==> flow/design.v (excerpt) <==
module udp_ipv4_tx (
    input  wire             ap_clk,
    input  wire             ap_rst_n,
    input  wire  [31:0]     my_ip_addr,
    input  wire   [7:0]     ip_protocol,
    input  wire             s_axis_tx_meta_tvalid,
    output wire             s_axis_tx_meta_tready,
    input  wire [255:0]     s_axis_tx_meta_tdata,
    input  wire             s_axis_tx_data_tvalid,
    output wire             s_axis_tx_data_tready,
    input  wire  [63:0]     s_axis_tx_data_tdata,
    input  wire   [7:0]     s_axis_tx_data_tkeep,
    input  wire             s_axis_tx_data_tlast,
    output wire             m_axis_tx_data_tvalid,
    input  wire             m_axis_tx_data_tready,
    output wire   [63:0]    m_axis_tx_data_tdata,
    output wire    [7:0]    m_axis_tx_data_tkeep,
    output wire             m_axis_tx_data_tlast,
    output wire   [31:0]    datagrams_transmitted
);
wire            tx_udp2ip_data_tvalid;
wire            tx_udp2ip_data_tready;
wire [63:0]     tx_udp2ip_data_tdata;
wire  [7:0]     tx_udp2ip_data_tkeep;
wire            tx_udp2ip_data_tlast;
wire            tx_udp2ip_meta_tvalid;
wire [63:0]     tx_udp2ip_meta_tdata;
wire            tx_udp2ip_meta_tready;
udp_tx udp_tx_i (
    .ap_clk                       (ap_clk),
    .ap_rst_n                     (ap_rst_n),
    .s_axis_tx_data_tvalid        (s_axis_tx_data_tvalid),
    .s_axis_tx_data_tready        (s_axis_tx_data_tready),
    .s_axis_tx_data_tdata         (s_axis_tx_data_tdata),
    .s_axis_tx_data_tkeep         (s_axis_tx_data_tkeep),
    .s_axis_tx_data_tstrb         (8'h00),
    .s_axis_tx_data_tlast         (s_axis_tx_data_tlast),
    .s_axis_tx_meta_tvalid        (s_axis_tx_meta_tvalid),
    .s_axis_tx_meta_tready        (s_axis_tx_meta_tready),
    .s_axis_tx_meta_tdata         (s_axis_tx_meta_tdata),
    .s_axis_tx_meta_tkeep         (32'h00000000),
    .s_axis_tx_meta_tstrb         (32'h00000000),
    .s_axis_tx_meta_tlast         (1'b0),
  ...
==> flow/config.mk <==
export PLATFORM = sky130hd
export DESIGN_NAME = udp_ipv4_tx
export DESIGN_NICKNAME = udp_ipv4_tx
export VERILOG_FILES = /design/flow/design.v
export SDC_FILE = /design/flow/constraint.sdc
export NUM_CORES = 4
export LEC_CHECK = 0
export CAP_MARGIN = 20
export CORE_MARGIN = 2
export CORE_UTILIZATION = 72
export CTS_CLUSTER_SIZE = 50
export PLACE_DENSITY = 0.35
export SETUP_SLACK_MARGIN = 0.91
export SLEW_MARGIN = 20
==> flow/constraint.sdc <==
create_clock -name core_clock -period 3.34 [get_ports {ap_clk}]
set_input_delay 0.6680 -clock core_clock [delete_from_list [all_inputs] [get_ports {ap_clk}]]
set_output_delay 0.6680 -clock core_clock [all_outputs]
set_load 0.01 [all_outputs]
run.sh (not shown) runs the stock make flow with config.mk's settings and CLKGATE_MAP_FILE=.
The starting point never finished: it broke off in global routing, error GRT-0232.
==> next run, changes <==
--- a/flow/config.mk
+++ b/flow/config.mk
@@ -8,7 +8,5 @@
 export CAP_MARGIN = 20
 export CORE_MARGIN = 2
-export CORE_UTILIZATION = 72
-export CTS_CLUSTER_SIZE = 50
-export PLACE_DENSITY = 0.35
-export SETUP_SLACK_MARGIN = 0.91
+export CORE_UTILIZATION = 29
+export PLACE_DENSITY = 0.6
 export SLEW_MARGIN = 20
==> flow/constraint.sdc (replaced) <==
create_clock -name core_clock -period 6.19 [get_ports {ap_clk}]
set_input_delay 1.2380 -clock core_clock [delete_from_list [all_inputs] [get_ports {ap_clk}]]
set_output_delay 1.2380 -clock core_clock [all_outputs]
set_load 0.01 [all_outputs]
After rerunning: The new run went through all stages and came out clean; die area rose by 140%; synthesized area does not change; synthesized cell count does not change.
==> next run, changes <==
--- a/flow/config.mk
+++ b/flow/config.mk
@@ -8,5 +8,5 @@
 export CAP_MARGIN = 20
 export CORE_MARGIN = 2
-export CORE_UTILIZATION = 29
+export CORE_UTILIZATION = 44
 export PLACE_DENSITY = 0.6
 export SLEW_MARGIN = 20
==> flow/constraint.sdc (replaced) <==
create_clock -name core_clock -period 3.07 [get_ports {ap_clk}]
set_input_delay 0.6140 -clock core_clock [delete_from_list [all_inputs] [get_ports {ap_clk}]]
set_output_delay 0.6140 -clock core_clock [all_outputs]
set_load 0.01 [all_outputs]
With this change the flow ran to the end with violations: setup timing.
Routed wire length grows by 0.61%.
Fmax grows by 38%.
Non-clock buffer count grows by 142.
Cell area grows by 5.9%.
Via count grows by 6.2%.
Worst hold slack stays flat.
Flip-flop count is unchanged.
Utilization grows by 22 points.
==> next run, changes <==
--- a/flow/config.mk
+++ b/flow/config.mk
@@ -8,5 +8,5 @@
 export CAP_MARGIN = 20
 export CORE_MARGIN = 2
-export CORE_UTILIZATION = 44
+export CORE_UTILIZATION = 56
 export PLACE_DENSITY = 0.6
 export SLEW_MARGIN = 20
==> flow/constraint.sdc (replaced) <==
create_clock -name core_clock -period 2.65 [get_ports {ap_clk}]
set_input_delay 0.5300 -clock core_clock [delete_from_list [all_inputs] [get_ports {ap_clk}]]
set_output_delay 0.5300 -clock core_clock [all_outputs]
set_load 0.01 [all_outputs]
=> The new run completed, yet does not pass: setup timing. Design area fell slightly. Global-route usage rose by 5.6 points. Die size fell by about a fifth. Setup slack is worse by 420 ps. Synthesized area does not change. Clock power rose by about a fifth. Clock skew is about the same. Synthesized cell count does not change. Sequential share of layout area rose by 0.16 points. Wire length fell by a few percent. Total power rose by about a fifth.
==> next run, changes <==
--- a/flow/config.mk
+++ b/flow/config.mk
@@ -8,5 +8,5 @@
 export CAP_MARGIN = 20
 export CORE_MARGIN = 2
-export CORE_UTILIZATION = 56
+export CORE_UTILIZATION = 40
 export PLACE_DENSITY = 0.6
 export SLEW_MARGIN = 20
==> flow/constraint.sdc (replaced) <==
create_clock -name core_clock -period 5.0 [get_ports {ap_clk}]
set_input_delay 1.0000 -clock core_clock [delete_from_list [all_inputs] [get_ports {ap_clk}]]
set_output_delay 1.0000 -clock core_clock [all_outputs]
set_load 0.01 [all_outputs]
=>
- The changed run completed with no timing, DRC or antenna violations
- routed wire length decreases slightly
- setup slack gains 1500 ps
- global-route usage shrinks by 9.1 points
- sequential power came out lower by well over a third
- clock skew is about the same
- non-clock buffer count falls by 154
- total power decreases by well over a third
- utilization fell by 24 points
- final cell count is higher by a few percent
- clock-buffer cell count came out higher by 4
- hold slack stays flat

========
udp_ipv4_tx again, from the RTL that the note above started with.
Settings: LEC_CHECK=0, ABC_AREA=0, CAP_MARGIN=20, CELL_PAD_IN_SITES_DETAIL_PLACEMENT=0, CELL_PAD_IN_SITES_GLOBAL_PLACEMENT=0, CORE_ASPECT_RATIO=1.24, CORE_MARGIN=2, CORE_UTILIZATION=72, CTS_CLUSTER_DIAMETER=371, MAX_ROUTING_LAYER=met5, MIN_ROUTING_LAYER=met1, PLACE_DENSITY=0.37, SETUP_SLACK_MARGIN=-0.09, SLEW_MARGIN=20, TNS_END_PERCENT=5; clock period 1.66 ns.
The baseline died in global routing, error GRT-0183.
Then changed:
- ABC_AREA: 0 -> 1
- CORE_ASPECT_RATIO: 1.24 -> 0.94
- CTS_CLUSTER_DIAMETER: 371 -> 292
- CTS_CLUSTER_SIZE: not set -> 19
- PLACE_DENSITY: 0.37 -> not set
- SETUP_SLACK_MARGIN: -0.09 -> -0.19
- TNS_END_PERCENT: 5 -> not set
- clock period: 1.66 -> 2.44 ns (I/O delays scaled with it)
Now the flow completed, yet does not pass: setup timing. Synthesized cell count grows by a little under a tenth. Synthesized area shrinks slightly. Die size goes down slightly.
Then changed:
- CORE_ASPECT_RATIO: 0.94 -> 1.24
- CTS_CLUSTER_SIZE: 19 -> 17
- HOLD_SLACK_MARGIN: not set -> 0.3
- PLACE_DENSITY_LB_ADDON: not set -> 0.26
- SETUP_SLACK_MARGIN: -0.19 -> not set
- clock period: 2.44 -> 3.01 ns (I/O delays scaled with it)
Effect: The changed run reached the layout checks and failed them: setup timing. Setup slack is better by 0.72 ns. Design area fell by 3.2%. Critical path depth is higher by 1. Maximum frequency rose by 4.8%. Register-to-register slack improves by 0.72 ns. Global-route usage is lower by 3.6 points. Wire length fell by 17%.
Then changed:
- CORE_ASPECT_RATIO: 1.24 -> 0.94
- CORE_UTILIZATION: 72 -> 68
- CTS_CLUSTER_SIZE: 17 -> 19
- HOLD_SLACK_MARGIN: 0.3 -> not set
- PLACE_DENSITY_LB_ADDON: 0.26 -> not set
- clock period: 3.01 -> 2.99 ns (I/O delays scaled with it)
The changed run completed, yet does not pass: setup timing.
Clock power drops by about 0.7%.
Wire length goes up by 19%.
Design area rose by 5.0%.
Clock-buffer cell count falls by 2.
Maximum frequency is lower by 9.1%.
Total power came out higher by 9.2%.
Area after synthesis is unchanged.

========
Setup of job 9803:
Starting RTL as in the previous note.
==> flow/config.mk <==
export PLATFORM = sky130hd
export DESIGN_NAME = udp_ipv4_tx
export DESIGN_NICKNAME = udp_ipv4_tx
export VERILOG_FILES = /design/flow/design.v
export SDC_FILE = /design/flow/constraint.sdc
export NUM_CORES = 4
export LEC_CHECK = 0
export ABC_AREA = 1
export CAP_MARGIN = 20
export CELL_PAD_IN_SITES_DETAIL_PLACEMENT = 2
export CORE_ASPECT_RATIO = 0.56
export CORE_MARGIN = 2
export CORE_UTILIZATION = 40
export CTS_CLUSTER_DIAMETER = 161
export CTS_CLUSTER_SIZE = 12
export GPL_ROUTABILITY_DRIVEN = 0
export GPL_TIMING_DRIVEN = 0
export MAX_ROUTING_LAYER = met5
export SLEW_MARGIN = 35
export TNS_END_PERCENT = 90
==> flow/constraint.sdc <==
create_clock -name core_clock -period 5.82 [get_ports {ap_clk}]
set_input_delay 1.1640 -clock core_clock [delete_from_list [all_inputs] [get_ports {ap_clk}]]
set_output_delay 1.1640 -clock core_clock [all_outputs]
set_load 0.01 [all_outputs]
## Diff of input files: job 586 against job 9803
- removing MAX_ROUTING_LAYER (formerly met5)
- setting PLACE_DENSITY to 0.6 for the first time
- removing GPL_ROUTABILITY_DRIVEN (formerly 0)
- removing CORE_ASPECT_RATIO (formerly 0.56)
- removing CTS_CLUSTER_SIZE (formerly 12)
- removing CELL_PAD_IN_SITES_DETAIL_PLACEMENT (formerly 2)
- removing ABC_AREA (formerly 1)
- removing CTS_CLUSTER_DIAMETER (formerly 161)
- removing TNS_END_PERCENT (formerly 90)
- removing GPL_TIMING_DRIVEN (formerly 0)
- changing SLEW_MARGIN from 35 to 20
- changing the clock period (ns, I/O delays scaled along) from 5.82 to 4.33
Notes after the runs:
Job 586 closes out successfully: all stages finished, all timing, DRC and antenna checks passed.
Going from job 9803 to job 586, clock transition at the register clock pins on the worst setup and hold paths after CTS saw a decrease, routed wire length saw a decrease, initial antenna violation count saw a decrease, power consumed by combinational cells saw a decrease, number of inserted diodes saw a decrease.
Job 586 vs job 9803, instance count: job 586 lower
When job 586 is set beside job 9803, its total design power turns out to be 22% larger.
Against job 9803, job 586 reports a core utilization of the finished layout that is higher.
Sort job 586 and job 9803 by worst relative slew slack asc -> top: job 9803
#### Input delta (job 8159 over job 586)
- SETUP_SLACK_MARGIN: unset -> 0.44
--- outcome ---
The launching instance or port of the critical path comes out tx_ipv4_i.state[2] in one run and udp_tx_i.store_header[42] in the other, namely in job 8159 and job 586 respectively. Maximum clock frequency of job 8159 exceeds that of job 586 by a little under 10%. As far as fraction of area in clock buffers and inverters is concerned, job 8159 and job 586 perform about the same. Lower met3 wirelength from detailed routing goes to job 8159 over job 586. Job 586 → job 8159: count of instantiated cells in the yosys netlist was more or less identical; final cell area excluding filler cells went up by 0.39%; count of TritonRoute iterations in the first routing pass now sits lower; total power divided by cell area flat; power picked up an extra about 0.36%. Between job 8159 and job 586, the non-clock buffer count is lower for job 586. When the final numbers for job 8159 and job 586 were put side by side, the layout overhead on the synthesized area turned out to be greater in job 8159. Between job 8159 and job 586, the number of buffers created by CTS does not differ in any meaningful way.
> inputs changed (job 8159 -> job 4663)
- setting CTS_CLUSTER_SIZE to 96 for the first time
- removing SETUP_SLACK_MARGIN (formerly 0.44)
- changing CORE_UTILIZATION from 40 to 68
- setting ABC_AREA to 1 for the first time
- changing PLACE_DENSITY from 0.6 to 0.38
- changing the clock period (ns, I/O delays scaled along) from 4.33 to 4.1
### Flow results
Going from job 8159 to job 4663, hold slack went down 4.2 ps; non-clock buffer count went down; switching power share of the total grew by 3.0 points; headroom to the max-slew limit lost 18 points. Summary of job 4663 over job 8159: number of clock buffers inserted by TritonCTS fell 13%, required time at the worst-slack endpoint fell 250 ps.
No activity file was given, so power comes from the tool's default toggle rates.
